Setup of alpha:
## IOTDF
module IOTDF( clk, rst, in_en, iot_in, fn_sel, busy, valid, iot_out);
For scale: ~36000 um2 of cells after synthesis.
==> flow/config.mk <==
export PLATFORM = sky130hd
export DESIGN_NAME = IOTDF
export DESIGN_NICKNAME = IOTDF
export VERILOG_FILES = /design/flow/design.v
export SDC_FILE = /design/flow/constraint.sdc
export NUM_CORES = 4
export LEC_CHECK = 0
export ABC_AREA = 1
export CAP_MARGIN = 15
export CELL_PAD_IN_SITES_DETAIL_PLACEMENT = 0
export CELL_PAD_IN_SITES_GLOBAL_PLACEMENT = 1
export CORE_ASPECT_RATIO = 1.29
export CORE_MARGIN = 5
export CORE_UTILIZATION = 24
export CTS_CLUSTER_DIAMETER = 380
export GPL_ROUTABILITY_DRIVEN = 1
export HOLD_SLACK_MARGIN = 0.02
export MIN_ROUTING_LAYER = met1
export PLACE_DENSITY_LB_ADDON = 0.14
export SETUP_SLACK_MARGIN = 0.64
export SLEW_MARGIN = 20
==> flow/constraint.sdc <==
create_clock -name core_clock -period 3.08 [get_ports {clk}]
set_input_delay 0.6160 -clock core_clock [delete_from_list [all_inputs] [get_ports {clk}]]
set_output_delay 0.6160 -clock core_clock [all_outputs]
set_load 0.01 [all_outputs]
run.sh (not shown) runs the stock make flow with config.mk's settings and CLKGATE_MAP_FILE=.
Although it ran to completion, alpha produced a layout that fails the final checks because of negative setup slack.
[inputs] beta vs alpha
Settings: CORE_ASPECT_RATIO removed (was 1.29); CELL_PAD_IN_SITES_GLOBAL_PLACEMENT removed (was 1); CORE_UTILIZATION changed from 24 to 72; CORE_MARGIN changed from 5 to 2; PLACE_DENSITY_LB_ADDON removed (was 0.14); CELL_PAD_IN_SITES_DETAIL_PLACEMENT removed (was 0); SETUP_SLACK_MARGIN changed from 0.64 to 1.78; HOLD_SLACK_MARGIN removed (was 0.02); GPL_ROUTABILITY_DRIVEN removed (was 1); MIN_ROUTING_LAYER removed (was met1); PLACE_DENSITY newly set to 0.6; ABC_AREA removed (was 1); CAP_MARGIN changed from 15 to 0; CTS_CLUSTER_DIAMETER changed from 380 to 397; the clock period (ns, I/O delays scaled along) changed from 3.08 to 5.95.
Results
Against alpha, first-pass GRT wire length in beta fell by more than 10%.
Taking alpha as the reference, in beta final cell count moved down; combined global-route utilization of all metal layers moved up.
beta ended with every stage complete and zero timing, DRC or antenna violations.
Summary of beta over alpha: number of ordinary and repair buffers in the finished layout decreased 685.
The register fraction of the total cell area of beta is higher than that of alpha.
beta vs. alpha: adder-cell area share of the yosys netlist went up by 0.85 points.
From alpha to beta the numbers moved as follows: total met3 wirelength after detailed routing has increased; clock tree cell share of total cell area comparable; synthesized area dropped 2.6%.
Setup changes, beta to gamma
Settings: CTS_CLUSTER_DIAMETER: 397 -> unset; CAP_MARGIN: 0 -> 20; SETUP_SLACK_MARGIN: 1.78 -> unset; CORE_UTILIZATION: 72 -> 40; the clock period (ns, I/O delays scaled along): 5.95 -> 10.0.
- Share of flip-flops with an asynchronous set or reset after synthesis essentially unchanged between beta and gamma.
- [compare] base=beta new=gamma: routed wirelength normalized by instance count has decreased, worst hold slack after final layout level, number of signal-net buffers in the layout down about 70%, cell count along the critical path shows a reduction of 5.
- On total number of vias, the higher figure sits with beta, not gamma.
- beta vs gamma, end point of the critical path: iot_out[119]$_DFFE_PP0P_ vs iot_out[16]$_DFFE_PP0P_
- Diff beta -> gamma: global routing usage summed across all routing layers fell by 22 points, first-iteration DRC count fell by about 70%, critical path's largest stage delay fell by 0.02 ns.


IOTDF again, from the RTL that the note above started with.
==> flow/config.mk <==
export PLATFORM = sky130hd
export DESIGN_NAME = IOTDF
export DESIGN_NICKNAME = IOTDF
export VERILOG_FILES = /design/flow/design.v
export SDC_FILE = /design/flow/constraint.sdc
export NUM_CORES = 4
export LEC_CHECK = 0
export CAP_MARGIN = 20
export CORE_MARGIN = 2
export CORE_UTILIZATION = 66
export CTS_CLUSTER_SIZE = 54
export HOLD_SLACK_MARGIN = -0.08
export PLACE_DENSITY = 0.6
export SETUP_SLACK_MARGIN = 1.74
export SLEW_MARGIN = 20
export TNS_END_PERCENT = 5
==> flow/constraint.sdc <==
create_clock -name core_clock -period 6.86 [get_ports {clk}]
set_input_delay 1.3720 -clock core_clock [delete_from_list [all_inputs] [get_ports {clk}]]
set_output_delay 1.3720 -clock core_clock [all_outputs]
set_load 0.01 [all_outputs]
The first run completed without violations.
Change:
- CORE_UTILIZATION: 66 -> 71
- CTS_CLUSTER_SIZE: 54 -> 13
- HOLD_SLACK_MARGIN: -0.08 -> not set
- MAX_ROUTING_LAYER: not set -> met4
- PLACE_DENSITY: 0.6 -> not set
- PLACE_DENSITY_LB_ADDON: not set -> 0.25
- SETUP_SLACK_MARGIN: 1.74 -> not set
- TNS_END_PERCENT: 5 -> not set
- clock period: 6.86 -> 4.37 ns (I/O delays scaled with it)
Effect:
- The new run finished with negative setup slack left
- global-route usage grows by 11 points
- flip-flop count does not change
- final area grows by about a fifth
- register-to-register slack is worse by 2500 ps
- cell count grows by roughly a tenth
- wire length grows by well over a third
- core utilization grows by 18 points


job 5696:
IOTDF again, from the RTL that the note above started with.
export LEC_CHECK = 0
export CAP_MARGIN = 20
export CELL_PAD_IN_SITES_GLOBAL_PLACEMENT = 3
export CORE_ASPECT_RATIO = 0.67
export CORE_MARGIN = 2
export CORE_UTILIZATION = 40
export CTS_CLUSTER_SIZE = 87
export GPL_ROUTABILITY_DRIVEN = 0
export GPL_TIMING_DRIVEN = 0
export HOLD_SLACK_MARGIN = -0.07
export MIN_ROUTING_LAYER = met2
export PLACE_DENSITY = 0.6
export SETUP_SLACK_MARGIN = 0.21
export SLEW_MARGIN = 20
export TNS_END_PERCENT = 50
create_clock -name core_clock -period 10.0 [get_ports {clk}]
Job 5696: PASS, flow complete, no timing, DRC or antenna violations
Setup changes, job 5696 to job 4644
Settings: CTS_CLUSTER_SIZE: 87 -> 76; CORE_UTILIZATION: 40 -> 72; CTS_CLUSTER_DIAMETER: unset -> 294; CORE_MARGIN: 2 -> 8; PLACE_DENSITY: 0.6 -> 0.89; MIN_ROUTING_LAYER: met2 -> unset; CELL_PAD_IN_SITES_GLOBAL_PLACEMENT: 3 -> unset; CORE_ASPECT_RATIO: 0.67 -> unset; HOLD_SLACK_MARGIN: -0.07 -> 0.13; SETUP_SLACK_MARGIN: 0.21 -> -0.95; ABC_AREA: unset -> 1; GPL_TIMING_DRIVEN: 0 -> unset; TNS_END_PERCENT: 50 -> 80.
Results
Full die area down 36% in job 4644 wrt job 5696
No final results exist for job 4644, since it was stopped by error GRT-0232 during global routing (5_1_grt).
Delta (job 4644 minus job 5696): horizontal die size dropped 130 um; number of buffers created by CTS dropped 38; basic-gate share of the synthesized area counting and, or, nand and nor cells climbed 12 points; post-synthesis chip area from yosys climbed 950 sq um.
For job 9521, these inputs were changed with respect to job 4644:
Settings: a deleted SETUP_SLACK_MARGIN that had been -0.95; a deleted CTS_CLUSTER_DIAMETER that had been 294; a change of PLACE_DENSITY from 0.89 to 0.6; a change of CORE_UTILIZATION from 72 to 40; a change of CORE_MARGIN from 8 to 2; a deleted GPL_ROUTABILITY_DRIVEN that had been 0; a deleted TNS_END_PERCENT that had been 80; a deleted ABC_AREA that had been 1; a deleted HOLD_SLACK_MARGIN that had been 0.13; a deleted CTS_CLUSTER_SIZE that had been 76; a change of the clock period (ns, I/O delays scaled along) from 10.0 to 5.16.
Findings:
Job 9521 ran to completion and came out clean on the timing, design-rule and antenna checks.
Comparing job 4644 and job 9521, the higher area fraction in xor and xnor cells was measured on job 9521.
Against job 4644, number of cell instances after yosys synthesis in job 9521 fell by more than 10%.
Of job 4644 and job 9521, the lower number of standard-cell rows in the floorplan belongs to job 4644.
Die width grows by more than a quarter when moving from job 4644 to job 9521.
Compared with job 4644, in job 9521 core utilization at floorplan -32 points, placed instance area down 4.1%.
The synthesis area per yosys in job 9521 was lower than what job 4644 gave.
Count of H-tree levels built during CTS up 1 in job 9521 wrt job 4644
The die used by job 9521 is larger than the one used by job 4644.
Of job 9521 and job 4644, it is job 9521 that has the higher number of clock buffers inserted by TritonCTS.


== build 86 ==
The RTL this note starts from:
==> flow/design.v <==
`timescale 1ns/10ps
module IOTDF( clk, rst, in_en, iot_in, fn_sel, busy, valid, iot_out);
input        clk;
input        rst;
input        in_en;
input  [7:0] iot_in;
input  [2:0] fn_sel;
output     busy;
output reg valid;
output reg [127:0] iot_out;
parameter GRAY2BIN = 3'b001; 
parameter FIR      = 3'b010; 
reg [9:0] counter;
reg [9:0] counter_delay1;
reg [9:0] counter_delay2;
reg [127:0] iot_data;
reg [127:0] prep_to_out;
reg [127:0] prep_to_output;
reg [127:0] wait_to;
always @(posedge clk or posedge rst) begin
    if(rst) begin
        counter <= 0;
    end else if(in_en) begin
        if (counter == 960) counter <= 0;
        else counter <= counter + 1;
    end else begin
        counter <= counter;
    end 
end
always @(posedge clk or posedge rst) begin
    if(rst) begin
        counter_delay1 <= 0;
        counter_delay2 <= 0;
    end else if(in_en) begin
        counter_delay1 <= counter;
        counter_delay2 <= counter_delay1;
    end else begin
        counter_delay1 <= counter_delay1;
        counter_delay2 <= counter_delay2;
    end
end
always @(posedge clk or posedge rst) begin
    if(rst) begin
        iot_data <= 0;
    end else if(in_en) begin
        iot_data[7:0] <= iot_in;
        iot_data[127:8] <= iot_data[119:0];
    end else begin
        iot_data <= iot_data;
    end
end
always @(posedge clk) begin
    if(!rst && in_en) begin
        wait_to <= iot_data;
    end else begin
        wait_to <= wait_to;
    end
end
integer idx;
always @(*) begin
    if(rst) begin
        prep_to_out = 0;
        prep_to_output = 0;
    end else if(in_en) begin
        if(fn_sel == GRAY2BIN) begin
            if (counter_delay1[3:0] == 15) begin
                prep_to_output = 0;
                prep_to_out[127] = iot_data[127];
                for (idx = 126; idx >= 0; idx = idx - 1) begin
                    prep_to_out[idx] = prep_to_out[idx + 1] ^ iot_data[idx];
                end
            end else begin
                prep_to_out = 0;
                prep_to_output = 0;
            end
        end else if(fn_sel == FIR) begin
            if (counter_delay1[3:0] == 15) begin
                prep_to_out = iot_data;
                prep_to_output = 0;
            end else if (counter_delay2[3:0] == 15) begin
                prep_to_out = wait_to;
                prep_to_output[127:120] = (((prep_to_out[127:120] * 8'd5) >> 3)+ 1) >> 1;
                prep_to_output[119:112] = ((((prep_to_out[119:112] * 8'd5)+(prep_to_out[127:120] * 8'd9)) >> 3)+ 1) >> 1;
                prep_to_output[111:104] = ((((prep_to_out[111:104] * 8'd5)+(prep_to_out[119:112] * 8'd9)+(prep_to_out[127:120] * 8'd2)) >>3)+ 1) >> 1;
                prep_to_output[103:96] = ((((prep_to_out[103:96] * 8'd5)+(prep_to_out[111:104] * 8'd9)+(prep_to_out[119:112] * 8'd2)) >>3)+ 1) >> 1;
                prep_to_output[95:88] = ((((prep_to_out[95:88] * 8'd5)+(prep_to_out[103:96] * 8'd9)+(prep_to_out[111:104] * 8'd2)) >>3)+ 1) >> 1;
                prep_to_output[87:80] = ((((prep_to_out[87:80] * 8'd5)+(prep_to_out[95:88] * 8'd9)+(prep_to_out[103:96] * 8'd2)) >>3)+ 1) >> 1;
                prep_to_output[79:72] = ((((prep_to_out[79:72] * 8'd5)+(prep_to_out[87:80] * 8'd9)+(prep_to_out[95:88] * 8'd2)) >>3)+ 1) >> 1;
                prep_to_output[71:64] = ((((prep_to_out[71:64] * 8'd5)+(prep_to_out[79:72] * 8'd9)+(prep_to_out[87:80] * 8'd2)) >>3)+ 1) >> 1;
                prep_to_output[63:56] = ((((prep_to_out[63:56] * 8'd5)+(prep_to_out[71:64] * 8'd9)+(prep_to_out[79:72] * 8'd2)) >>3)+ 1) >> 1;
                prep_to_output[55:48] = ((((prep_to_out[55:48] * 8'd5)+(prep_to_out[63:56] * 8'd9)+(prep_to_out[71:64] * 8'd2)) >>3)+ 1) >> 1;
                prep_to_output[47:40] = ((((prep_to_out[47:40] * 8'd5)+(prep_to_out[55:48] * 8'd9)+(prep_to_out[63:56] * 8'd2)) >>3)+ 1) >> 1;
                prep_to_output[39:32] = ((((prep_to_out[39:32] * 8'd5)+(prep_to_out[47:40] * 8'd9)+(prep_to_out[55:48] * 8'd2)) >>3)+ 1) >> 1;
                prep_to_output[31:24] = ((((prep_to_out[31:24] * 8'd5)+(prep_to_out[39:32] * 8'd9)+(prep_to_out[47:40] * 8'd2)) >>3)+ 1) >> 1;
                prep_to_output[23:16] = ((((prep_to_out[23:16] * 8'd5)+(prep_to_out[31:24] * 8'd9)+(prep_to_out[39:32] * 8'd2)) >>3)+ 1) >> 1;
                prep_to_output[15:8] = ((((prep_to_out[15:8] * 8'd5)+(prep_to_out[23:16] * 8'd9)+(prep_to_out[31:24] * 8'd2)) >>3)+ 1) >> 1;
                prep_to_output[7:0] = ((((prep_to_out[7:0] * 8'd5)+(prep_to_out[15:8] * 8'd9)+(prep_to_out[23:16] * 8'd2)) >>3)+ 1) >> 1;
            end else begin
                prep_to_out = 0;
                prep_to_output = 0;
            end
        end else begin
            prep_to_out = 0;
            prep_to_output = 0;
        end
    end else begin
        prep_to_out = 0;
        prep_to_output = 0;
    end
end
assign busy = 0;
always @(posedge clk or posedge rst) begin
    if(rst) begin
        valid <= 0;
    end else if(in_en) begin
        case(fn_sel)
            GRAY2BIN: begin
                if (counter_delay1[3:0] == 15) begin
                    valid <= 1;
                end else begin
                    valid <= 0;
                end
            end
            FIR: begin
                if (counter_delay2[3:0] == 15) begin
                    valid <= 1;
                end else begin
                    valid <= 0;
                end
            end
            default: begin
                valid <= 0;
            end
        endcase
    end
end
always @(posedge clk or posedge rst) begin
    if(rst) begin
        iot_out <= 0;
    end else if(in_en) begin
        case(fn_sel)
            GRAY2BIN: begin
                if (counter_delay1[3:0] == 15) begin
                    iot_out <= prep_to_out;
                end
            end
            FIR: begin
                if (counter_delay2[3:0] == 15) begin
                    iot_out <= prep_to_output;
                end 
            end
            default: begin
                iot_out <= 1'b0;
            end
        endcase
    end
end
endmodule
make LEC_CHECK=0 CAP_MARGIN=20 CELL_PAD_IN_SITES_DETAIL_PLACEMENT=1 CORE_MARGIN=2 CORE_UTILIZATION=30 CTS_CLUSTER_DIAMETER=166 GPL_ROUTABILITY_DRIVEN=0 GPL_TIMING_DRIVEN=0 SLEW_MARGIN=20 finish   # period 7.47 ns
The inputs of build 53 differ from those of build 86 as listed below.
# build 86
export LEC_CHECK = 0
export CAP_MARGIN = 20
export CELL_PAD_IN_SITES_DETAIL_PLACEMENT = 1
export CORE_MARGIN = 2
export CORE_UTILIZATION = 30
export CTS_CLUSTER_DIAMETER = 166
export GPL_ROUTABILITY_DRIVEN = 0
export GPL_TIMING_DRIVEN = 0
export SLEW_MARGIN = 20
create_clock -name core_clock -period 7.47 [get_ports {clk}]
# build 53
export LEC_CHECK = 0
export CAP_MARGIN = 20
export CORE_MARGIN = 2
export CORE_UTILIZATION = 48
export SETUP_SLACK_MARGIN = 1.52
export SLEW_MARGIN = 20
create_clock -name core_clock -period 5.21 [get_ports {clk}]
==> comparison <==
- Layout-stage area growth over the synthesis result up 21 points in build 53 wrt build 86
- From build 86 to build 53 the numbers moved as follows: global-route wire length before repair shows a reduction of 7.0%; required time reported for the critical path endpoint shows a reduction of 2160 ps; via count shows an increase of 642.
- Between build 53 and build 86, the sequential cell area in the final layout does not differ in any meaningful way.
- Wire length delta for build 53 relative to build 86: 7500 um lower
- Worst setup path startpoint = wait_to[123]$_DFFE_PP_: build 53; worst setup path startpoint = iot_data[125]$_DFFE_PP0P_: build 86
Inputs modified between build 53 and build 28:
# build 53
export LEC_CHECK = 0
export CAP_MARGIN = 20
export CORE_MARGIN = 2
export CORE_UTILIZATION = 48
export SETUP_SLACK_MARGIN = 1.52
export SLEW_MARGIN = 20
create_clock -name core_clock -period 5.21 [get_ports {clk}]
# build 28
export LEC_CHECK = 0
export CAP_MARGIN = 20
export CORE_MARGIN = 2
export CORE_UTILIZATION = 72
export CTS_CLUSTER_DIAMETER = 29
export CTS_CLUSTER_SIZE = 41
export MAX_ROUTING_LAYER = met4
export PLACE_DENSITY = 0.6
export SLEW_MARGIN = 20
create_clock -name core_clock -period 4.42 [get_ports {clk}]
## What came out
Effective utilization at floorplan: build 28 and build 53 compared, lower one is build 53. Build 53 -> build 28: number of cells in the yosys synthesis report delta 0, exact match. Total placed instance area: lower on build 53. Build 28 -> build 53: synthesis-stage register bit count delta 0, exact match. Stage in which a tool error killed build 28: global routing (5_1_grt). Build 53 reached the end of the flow, and the finished layout is clean on the timing, design-rule and antenna checks. In the flow results for build 28 and build 53, the number of post-CTS setup repair buffers is smaller on build 28. What build 53 reported for last weighted congestion value of the routability-driven placer has to be multiplied by 1.11 to get the figure for build 28. Build 28 against build 53; area of the die is down by more than a quarter. Going from build 53 to build 28, the cell count after placement was found to have gone down by 2.6%. | worst setup slack before clock tree synthesis | build 28 vs build 53 | 640 ps lower |.
--- input diff build 28..build 5 ---
# build 28
export LEC_CHECK = 0
export CAP_MARGIN = 20
export CORE_MARGIN = 2
export CORE_UTILIZATION = 72
export CTS_CLUSTER_DIAMETER = 29
export CTS_CLUSTER_SIZE = 41
export MAX_ROUTING_LAYER = met4
export PLACE_DENSITY = 0.6
export SLEW_MARGIN = 20
create_clock -name core_clock -period 4.42 [get_ports {clk}]
# build 5
export LEC_CHECK = 0
export CAP_MARGIN = 20
export CORE_MARGIN = 2
export CORE_UTILIZATION = 20
export PLACE_DENSITY = 0.6
export SLEW_MARGIN = 20
create_clock -name core_clock -period 5.16 [get_ports {clk}]
Findings:
- Build 5 closes out successfully: all stages finished, all timing, DRC and antenna checks passed.
- Number of buffers inserted during clock tree synthesis (lower): build 5
- As far as area fraction in mux cells goes, build 28 and build 5 are indistinguishable; the numbers are identical.
- Build 5 ended up with a lower floorplan core density than build 28 did.
- From build 5 to build 28, fraction of registers with async set/reset did not move at all.
- Placed standard-cell area went up by a few percent going from build 28 to build 5.
- From build 28 to build 5, xor/xnor cell area share of the yosys netlist did not move at all.
- Taking build 5 over build 28, the final weighted congestion in routability-driven placement ratio works out to 0.893.
- Build 28 and build 5 ended up with roughly the same number of instances in the synthesized netlist.
- In the floorplan summary, build 5 is listed with a die area greater than that of build 28.
- [compare] base=build 28 new=build 5: post-cts sizing count lost 136, die extent in x picked up an extra about 90%.
diff inputs: build 5 => build 64
# build 5
export LEC_CHECK = 0
export CAP_MARGIN = 20
export CORE_MARGIN = 2
export CORE_UTILIZATION = 20
export PLACE_DENSITY = 0.6
export SLEW_MARGIN = 20
create_clock -name core_clock -period 5.16 [get_ports {clk}]
# build 64
export LEC_CHECK = 0
export CAP_MARGIN = 30
export CORE_MARGIN = 2
export CORE_UTILIZATION = 71
export CTS_CLUSTER_SIZE = 39
export MAX_ROUTING_LAYER = met4
export SLEW_MARGIN = 20
create_clock -name core_clock -period 4.5 [get_ports {clk}]
Going from build 5 to build 64, final-layout non-clock buffer area share climbed 3.4 points.
Of the two values seen for launch point of the critical path, iot_data[125]$_DFFE_PP0P_ was produced by build 5 and wait_to[18]$_DFFE_PP_ by build 64.
Build 5 -> build 64: post-synthesis cell area flat
Build 5: PASS, flow complete, no timing, DRC or antenna violations
Build 64 finished all stages; however, its layout fails the closing checks, the failures being setup timing.
Data required time at the worst endpoint was lower in the run labelled build 64.
Build 64 vs. build 5: setup slack has decreased, fmax has increased.
Looking at timing endpoint of the critical path, the iot_out[17]$_DFFE_PP0P_ result is from build 5; the iot_out[15]$_DFFE_PP0P_ one comes from build 64.
Setup changes, build 64 to build 16
# build 64
export LEC_CHECK = 0
export CAP_MARGIN = 30
export CORE_MARGIN = 2
export CORE_UTILIZATION = 71
export CTS_CLUSTER_SIZE = 39
export MAX_ROUTING_LAYER = met4
export SLEW_MARGIN = 20
create_clock -name core_clock -period 4.5 [get_ports {clk}]
# build 16
export LEC_CHECK = 0
export CAP_MARGIN = 30
export CORE_MARGIN = 2
export CORE_UTILIZATION = 71
export CTS_CLUSTER_DIAMETER = 29
export CTS_CLUSTER_SIZE = 39
export MAX_ROUTING_LAYER = met4
export SETUP_SLACK_MARGIN = 1.23
export SLEW_MARGIN = 20
create_clock -name core_clock -period 4.5 [get_ports {clk}]
==> comparison <==
- Build 64 → build 16: cell area after synthesis level; pre-CTS setup slack moved up; number of hold buffers added after cts level; buffer depth of the longest clock path level; half-perimeter wire length after detailed placement moved down.
- In build 16 relative to build 64, post-CTS repair timing setup buffer count had gone up by more than 100%.
- Taking build 64 as the reference, in build 16 number of buffers created by CTS rose by 49, cell area after placement now larger.
- Going from build 64 to build 16, post-cts repair resize count increased about 440%, yosys-reported design area after synthesis essentially unchanged, number of H-tree branching levels increased 1.
- Each of build 64 and build 16 falls short of a clean finish.
